## v27
==> flow/design.v (excerpt) <==
module FAdd(
    input rst,
    input clk,
    input  [31:0]               a,
    input  [31:0]               b,
    output reg [31:0]           c,
    output reg [2:0]           state
);
clock: 4.56 ns
lec_check: 0
abc_area: 0
cap_margin: 25
cell_pad_in_sites_detail_placement: 0
core_aspect_ratio: 0.89
core_margin: 8
core_utilization: 45
cts_cluster_diameter: 190
gpl_timing_driven: 0
max_routing_layer: met4
setup_slack_margin: 0.21
slew_margin: 20
tns_end_percent: 10
run.sh (not shown) runs the stock make flow with config.mk's settings and CLKGATE_MAP_FILE=.
[inputs] v6 vs v27
- a change of CORE_MARGIN from 8 to 2
- a deleted SETUP_SLACK_MARGIN that had been 0.21
- a deleted CELL_PAD_IN_SITES_DETAIL_PLACEMENT that had been 0
- a change of CAP_MARGIN from 25 to 20
- a deleted GPL_TIMING_DRIVEN that had been 0
- a deleted MAX_ROUTING_LAYER that had been met4
- a deleted TNS_END_PERCENT that had been 10
- a change of CORE_UTILIZATION from 45 to 71
- a deleted CTS_CLUSTER_DIAMETER that had been 190
- a change of ABC_AREA from 0 to 1
- a deleted CORE_ASPECT_RATIO that had been 0.89
- a change of the clock period (ns, I/O delays scaled along) from 4.56 to 2.18
==> comparison <==
- For v6, the flow was terminated by a tool error in 4_1_cts and produced no final design.
- Diff v6 and v27: post-synthesis cell area higher in v6
- Changes observed in v6 relative to v27: count of unique library cells instantiated by Yosys lower; number of core rows lower.
- Looking only at yosys-reported design area after synthesis, and setting everything else aside, the lower value of v6 and v27 goes to v27.
- The cell total after placement of v6 exceeds that of v27 by about 60%.
- Changes observed in v6 relative to v27: post-detailed-placement half-perimeter wirelength now sits higher, share of synthesized cell area in and-or and or-and compound cells now sits lower, sequential share of the synthesized area now sits lower, area of the die now sits lower, xor/xnor share of the synthesized area now sits lower.
- Sort v6 and v27 by area fraction in mux cells, ascending, and v6 comes first.
Input changes introduced in v23 (baseline for comparison: v6):
- a deleted ABC_AREA that had been 1
- an added SETUP_SLACK_MARGIN of -0.42
- a change of CORE_UTILIZATION from 71 to 72
- an added CTS_CLUSTER_SIZE of 14
- a change of the clock period (ns, I/O delays scaled along) from 2.18 to 4.16
## What came out
Each of v6 and v23 falls short of a clean finish. v6 did not finish; the tool stopped in 4_1_cts with error DPL-0038. v23 vs v6, post-synthesis compound-gate area fraction went up by 13 points. Summary — synthesized netlist net count, v23 relative to v6: lower, by 972. Total number of placement rows (v23 vs. v6) decreases by a little under 10%. Reported for v6 and v23, number of buffer cells added on primary ports turned out identical to the last digit. Total instance count after detailed placement was lower in v23 than in v6. Looking at instance tally after logic synthesis, v23 sits about 40% lower than v6 does. Higher simple-gate area share of the yosys netlist goes to v6 over v23. Between v23 and v6, it is v23 whose register area share after synthesis is higher, by 5.5 points.
Changes in v57 relative to v23:
- CTS_CLUSTER_SIZE no longer set, was 14
- SETUP_SLACK_MARGIN no longer set, was -0.42
- CORE_ASPECT_RATIO now 0.84, previously not set
- GPL_TIMING_DRIVEN now 0, previously not set
- CORE_UTILIZATION now 40, was 72
- the clock period (ns, I/O delays scaled along) now 10.0, was 4.16
--- outcome ---
In the reports for v23 and v57, the smaller accumulated negative setup slack belongs to v23. The final layout from v57, which completed every stage, passed the timing, DRC and antenna checks at the end of the flow. Going from v23 to v57, routed wire length +about 14%; clock skew grew by 0.0086 ns; met2 layer wire length in the routed design grew by about 8%; clock-pin slew reported for the worst setup and hold paths after clock tree synthesis shows no meaningful change. Total power of v57 is lower than that of v23. Summary of the comparison: cell count is higher in v57, relative to v23.

========
Setup of lane 1:
Starting RTL as in the previous note.
export LEC_CHECK = 0
export CAP_MARGIN = 20
export CORE_ASPECT_RATIO = 1.03
export CORE_MARGIN = 2
export CORE_UTILIZATION = 58
export CTS_CLUSTER_DIAMETER = 244
export GPL_ROUTABILITY_DRIVEN = 1
export MAX_ROUTING_LAYER = met4
export MIN_ROUTING_LAYER = met1
export PLACE_DENSITY_LB_ADDON = 0.27
export SETUP_SLACK_MARGIN = 0.19
export SLEW_MARGIN = 20
export TNS_END_PERCENT = 5
create_clock -name core_clock -period 1.63 [get_ports {clk}]
5_1_grt: lane 1 exited with error
Input changes introduced in lane 2 (baseline for comparison: lane 1):
- setting CTS_CLUSTER_SIZE to 39 for the first time
- removing MAX_ROUTING_LAYER (formerly met4)
- changing CTS_CLUSTER_DIAMETER from 244 to 28
- removing PLACE_DENSITY_LB_ADDON (formerly 0.27)
- changing CORE_UTILIZATION from 58 to 68
- changing the clock period (ns, I/O delays scaled along) from 1.63 to 3.67
==> comparison <==
Although it ran to completion, lane 2 produced a layout that fails the final checks because of setup timing.
In the floorplan summary, lane 2 is listed with a die area less than that of lane 1.
Compared with lane 1, in lane 2 combined area of all synthesized cells was more or less identical; HPWL after detailed placement saw a decrease.
Input-level comparison between lane 3 and lane 2:
- CORE_UTILIZATION: 68 -> 65
- CORE_MARGIN: 2 -> 3
- CTS_CLUSTER_SIZE: 39 -> unset
==> results <==
- Total non-filler cell area in the finished layout on lane 3 is ahead of lane 2.
- Re netlist area before placement: no difference whatsoever between lane 2 and lane 3.
- Slew of the pin with the lowest slew margin in lane 3 vs lane 2: down 0.43 ns
- [flow] lane 3 | stages: complete | final checks: fail | reason: setup timing
- Compared with lane 2, number of global-route vias before repair in lane 3 increased slightly.
- From lane 2 to lane 3 the numbers moved as follows: wire length fell by 3000 microns; combinational share of power lower; met2 routing resource usage after global routing dropped 2.5 points.
Inputs modified between lane 3 and lane 4:
- swapping 5 for 100 in TNS_END_PERCENT
- swapping 0.19 for 1.09 in SETUP_SLACK_MARGIN
The flow ran to completion for all of lane 3 and lane 4 but lane 4, which stopped partway. The flow completed for lane 3, but it is not clean: the layout still shows setup timing. Compared with lane 3, in lane 4 share of flip-flops with an asynchronous set or reset about even, placer's final routability congestion estimate rose 2.2%. From lane 3 to lane 4, maximum number of buffers from clock root to sink did not move at all. On lane 4: number of buffers inserted to repair setup after CTS is 90 higher than what lane 3 gave. Lane 4 ended up with a higher post-CTS resize count than lane 3 did. Changes observed in lane 4 relative to lane 3: portion of the post-synthesis area used by sequential elements did not really move, half-perimeter wire length of the detailed placement result did not really move, area fraction in full adders, half adders and majority gates did not really move. Synthesized cell count: lane 3 vs lane 4 identical.
Here is what was changed in the inputs of lane 5 compared with lane 4.
- TNS_END_PERCENT removed (was 100)
- CORE_UTILIZATION changed from 65 to 40
- SETUP_SLACK_MARGIN changed from 1.09 to 0.19
- PLACE_DENSITY_LB_ADDON newly set to 0.27
- CTS_CLUSTER_DIAMETER changed from 28 to 244
- the clock period (ns, I/O delays scaled along) changed from 3.67 to 3.3
## What came out
Lane 5 had finished all stages when the layout checks came back failing, citing setup timing. Mapped cell area: lane 4 vs lane 5 identical. Taking lane 4 as the reference, in lane 5 post-cts resize count -202, number of synthesized register bits ~0 delta, die area +60%. Going from lane 4 to lane 5, y dimension of the die grows by about 26%. Changes observed in lane 5 relative to lane 4: total number of placement rows +15; placed instance area climbed about 10%; total CTS buffers flat; number of nets produced by synthesis was more or less identical; placed wire-length estimate after detailed placement picked up an extra about 14%.
Power and IR drop assume default switching activity.
